==> inputs of job 3648 <==
Design decode, start of the top module:
module decode(
	clk		,
	rst_n		,
	data_in	,
	data_out	
	);
	input clk;
	input rst_n;
	input [1:0] data_in;	 
	output reg data_out;
	wire [1:0] dis_00,dis_01,dis_10,dis_11;
	wire [31:0] add_1,add_2,add_3,add_4,add_5,add_6,add_7,add_8;
	reg [9:0]	path_s0,path_s1,path_s2,path_s3;   
	reg [31:0]	dis_s0,dis_s1,dis_s2,dis_s3;
	reg [19:0]count_clear;
	assign dis_00=data_in[1]+data_in[0];
	assign dis_01=data_in[1]+(data_in[0]^1'b1);
	assign dis_10=(data_in[1]^1'b1)+data_in[0];
	assign dis_11=(data_in[1]^1'b1)+(data_in[0]^1'b1);
	always @(posedge clk or negedge rst_n)
		if (rst_n==1'b0)
			count_clear<=20'b0;
		else if (count_clear>=20'd50000)
			count_clear<=20'b0;
		else
			count_clear<=count_clear+1'b1;
	assign add_1=dis_00+dis_s0;  
	assign add_2=dis_11+dis_s2;
	always @(posedge clk or negedge rst_n)
	begin
		if (rst_n==1'b0) 
			begin
				path_s0=10'b0;
				dis_s0=32'b0;
			end
		else if (count_clear==20'd50000)
			begin
				path_s0=10'b0;
				dis_s0=32'b0;
			end
		else if (add_1<=add_2)
			begin
  ...
Settings: LEC_CHECK=0, CAP_MARGIN=20, CORE_MARGIN=2, CORE_UTILIZATION=71, CTS_CLUSTER_DIAMETER=353, CTS_CLUSTER_SIZE=37, HOLD_SLACK_MARGIN=-0.09, PLACE_DENSITY=0.64, SLEW_MARGIN=20; clock period 4.87 ns.
run.sh (not shown) runs the stock make flow with config.mk's settings and CLKGATE_MAP_FILE=.
==> job 2366: changes against job 3648 <==
Settings changed: CORE_UTILIZATION 71 to 67, HOLD_SLACK_MARGIN -0.09 to not set, PLACE_DENSITY 0.64 to 0.6.
==> job 2186: changes against job 3648 <==
Settings changed: CORE_UTILIZATION 71 to 40, CTS_CLUSTER_DIAMETER 353 to 180, CTS_CLUSTER_SIZE 37 to not set, HOLD_SLACK_MARGIN -0.09 to not set, PLACE_DENSITY 0.64 to 0.6, SLEW_MARGIN 20 to 5.
==> flow/constraint.sdc (replaced) <==
create_clock -name core_clock -period 6.0 [get_ports {clk}]
set_input_delay 1.2000 -clock core_clock [delete_from_list [all_inputs] [get_ports {clk}]]
set_output_delay 1.2000 -clock core_clock [all_outputs]
set_load 0.01 [all_outputs]
==> notes <==
- Of job 2366 and job 2186, job 2186 has the higher worst setup slack (gap 380 ps).
- In critical path depth, job 2186 and job 2366 do not differ.
- Against job 2366, the clock power of job 2186 is lower by 17%.
- Between job 2366 and job 2186, the lower core utilization is in job 2186 (gap 40 points).
- Against job 2186, the non-clock buffer count of job 2366 is higher by 234.
- Between job 2366 and job 2186, the lower combinational power is in job 2186 (gap about 60%, measured against job 2186).
- Job 2186 produced a clean layout. Job 2366 finished but fails on negative setup slack. Job 3648 never finished: it broke off in global routing (5_1_grt).
- Of job 2186 and job 2366, job 2366 has the higher design area (gap about 10%, measured against job 2366).
- Between job 2186 and job 2366, the lower power is in job 2186 (gap about 32%, measured against job 2366).

---

==> run a: inputs <==
==> flow/design.v <==
module decode(
	clk		,
	rst_n		,
	data_in	,
	data_out	
	);
	input clk;
	input rst_n;
	input [1:0] data_in;	 
	output reg data_out;
	wire [1:0] dis_00,dis_01,dis_10,dis_11;
	wire [31:0] add_1,add_2,add_3,add_4,add_5,add_6,add_7,add_8;
	reg [9:0]	path_s0,path_s1,path_s2,path_s3;   
	reg [31:0]	dis_s0,dis_s1,dis_s2,dis_s3;
	reg [19:0]count_clear;
	assign dis_00=data_in[1]+data_in[0];
	assign dis_01=data_in[1]+(data_in[0]^1'b1);
	assign dis_10=(data_in[1]^1'b1)+data_in[0];
	assign dis_11=(data_in[1]^1'b1)+(data_in[0]^1'b1);
	always @(posedge clk or negedge rst_n)
		if (rst_n==1'b0)
			count_clear<=20'b0;
		else if (count_clear>=20'd50000)
			count_clear<=20'b0;
		else
			count_clear<=count_clear+1'b1;
	assign add_1=dis_00+dis_s0;  
	assign add_2=dis_11+dis_s2;
	always @(posedge clk or negedge rst_n)
	begin
		if (rst_n==1'b0) 
			begin
				path_s0=10'b0;
				dis_s0=32'b0;
			end
		else if (count_clear==20'd50000)
			begin
				path_s0=10'b0;
				dis_s0=32'b0;
			end
		else if (add_1<=add_2)
			begin
				path_s0<={path_s0[8:0],1'b0};
				dis_s0<=add_1;
			end
		else 
			begin
				path_s0<={path_s2[8:0],1'b0};
				dis_s0<=add_2;
			end
	end
	assign add_3=dis_11+dis_s0;
	assign add_4=dis_00+dis_s2;
	always @(posedge clk or negedge rst_n)
	begin
		if (rst_n==1'b0) 
			begin
				path_s1=10'b0;
				dis_s1=32'b0;
			end
		else if (count_clear==20'd50000)
			begin
				path_s1=10'b0;
				dis_s1=32'b0;
			end
		else if (add_3<=add_4)
			begin
				path_s1<={path_s0[8:0],1'b1};
				dis_s1<=add_3;
			end
		else 
			begin
				path_s1<={path_s2[8:0],1'b1};
				dis_s1<=add_4;
			end
	end
	assign add_5=dis_01+dis_s1;
	assign add_6=dis_10+dis_s3;
	always @(posedge clk or negedge rst_n)
	begin
		if (rst_n==1'b0)
			begin
				path_s2=10'b0;
				dis_s2=32'b0;
			end
		else if (count_clear==20'd50000)
			begin
				path_s2=10'b0;
				dis_s2=32'b0;
			end
		else if (add_5<=add_6)
			begin
				path_s2<={path_s1[8:0],1'b0};
				dis_s2<=add_5;
			end
		else 
			begin
				path_s2<={path_s3[8:0],1'b0};
				dis_s2<=add_6;
			end
	end
	assign add_7=dis_10+dis_s1;
	assign add_8=dis_01+dis_s3;
	always @(posedge clk or negedge rst_n)
	begin
		if (rst_n==1'b0)
			begin
				path_s3=10'b0;
				dis_s3=32'b0;
			end
		else if (count_clear==20'd50000)
			begin
				path_s3=10'b0;
				dis_s3=32'b0;
			end
		else if (add_7<add_8)
			begin
				path_s3<={path_s1[8:0],1'b1};
				dis_s3<=add_7;
			end
		else 
			begin
				path_s3<={path_s3[8:0],1'b1};
				dis_s3<=add_8;
			end
	end
	always @(*)
	begin
		if ((dis_s0<=dis_s1)&&(dis_s0<=dis_s2)&&(dis_s0<=dis_s3))
			data_out<=path_s0[9];
		else if ((dis_s1<=dis_s0)&&(dis_s1<=dis_s2)&&(dis_s1<=dis_s3))
			data_out<=path_s1[9];
		else if ((dis_s2<=dis_s0)&&(dis_s2<=dis_s1)&&(dis_s2<=dis_s3))
			data_out<=path_s2[9];
		else  data_out<=path_s3[9];
	end
endmodule
==> flow/run.sh <==
#!/bin/bash
# the make line also repeats each setting of config.mk as NAME=value (left out here)
make -C /OpenROAD-flow-scripts/flow DESIGN_CONFIG=/design/flow/config.mk WORK_HOME=/design/flow/orfs CLKGATE_MAP_FILE= finish
==> flow/config.mk <==
export PLATFORM = sky130hd
export DESIGN_NAME = decode
export DESIGN_NICKNAME = decode
export VERILOG_FILES = /design/flow/design.v
export SDC_FILE = /design/flow/constraint.sdc
export NUM_CORES = 4
export LEC_CHECK = 0
export ABC_AREA = 0
export CAP_MARGIN = 35
export CELL_PAD_IN_SITES_DETAIL_PLACEMENT = 1
export CELL_PAD_IN_SITES_GLOBAL_PLACEMENT = 2
export CORE_MARGIN = 4
export CORE_UTILIZATION = 60
export CTS_CLUSTER_DIAMETER = 320
export CTS_CLUSTER_SIZE = 20
export GPL_ROUTABILITY_DRIVEN = 1
export HOLD_SLACK_MARGIN = -0.01
export MAX_ROUTING_LAYER = met5
export MIN_ROUTING_LAYER = met1
export PLACE_DENSITY_LB_ADDON = 0.03
export SETUP_SLACK_MARGIN = 0.89
export SLEW_MARGIN = 40
export TNS_END_PERCENT = 65
==> flow/constraint.sdc <==
create_clock -name core_clock -period 6.69 [get_ports {clk}]
set_input_delay 1.3380 -clock core_clock [delete_from_list [all_inputs] [get_ports {clk}]]
set_output_delay 1.3380 -clock core_clock [all_outputs]
set_load 0.01 [all_outputs]
==> inputs of run b, as changes to run a <==
Settings changed: CAP_MARGIN 35 to 20, CELL_PAD_IN_SITES_DETAIL_PLACEMENT 1 to default, CELL_PAD_IN_SITES_GLOBAL_PLACEMENT 2 to default, CORE_MARGIN 4 to 2, CORE_UTILIZATION 60 to 72, CTS_CLUSTER_DIAMETER 320 to default, CTS_CLUSTER_SIZE 20 to 36, GPL_ROUTABILITY_DRIVEN 1 to default, HOLD_SLACK_MARGIN -0.01 to -0.08, MAX_ROUTING_LAYER met5 to default, MIN_ROUTING_LAYER met1 to default, PLACE_DENSITY from default to 0.67, PLACE_DENSITY_LB_ADDON 0.03 to default, SETUP_SLACK_MARGIN 0.89 to default, SLEW_MARGIN 40 to 20, TNS_END_PERCENT 65 to default.
==> flow/constraint.sdc (replaced) <==
create_clock -name core_clock -period 4.75 [get_ports {clk}]
set_input_delay 0.9500 -clock core_clock [delete_from_list [all_inputs] [get_ports {clk}]]
set_output_delay 0.9500 -clock core_clock [all_outputs]
set_load 0.01 [all_outputs]
==> results.rst <==
Metrics
=======

.. list-table::
   :header-rows: 1

   * - Metric
     - Value
   * - Run Error
     - [ERROR DPL-0038] Utilization greater than 100%, impossible to legalize
   * - Stopped at
     - global routing
   * - Status
     - aborted with a tool error
   * - Die ar.
     - 28300 µm²
That was run b.
==> results.rst <==
Metrics
=======

.. list-table::
   :header-rows: 1

   * - Metric
     - Value
   * - Status
     - aborted with a tool error
   * - Stopped at
     - global placement without I/O
   * - Die ar.
     - 35300 µm²
   * - Run Error
     - [ERROR FLW-0024] Place density exceeds 1.0 (current PLACE_DENSITY_LB_ADDON =  0.03). Please check if the value of  PLACE_DENSITY_LB_ADDON is between 0 and 0.99.
That was run a.
Power and IR drop assume default switching activity.
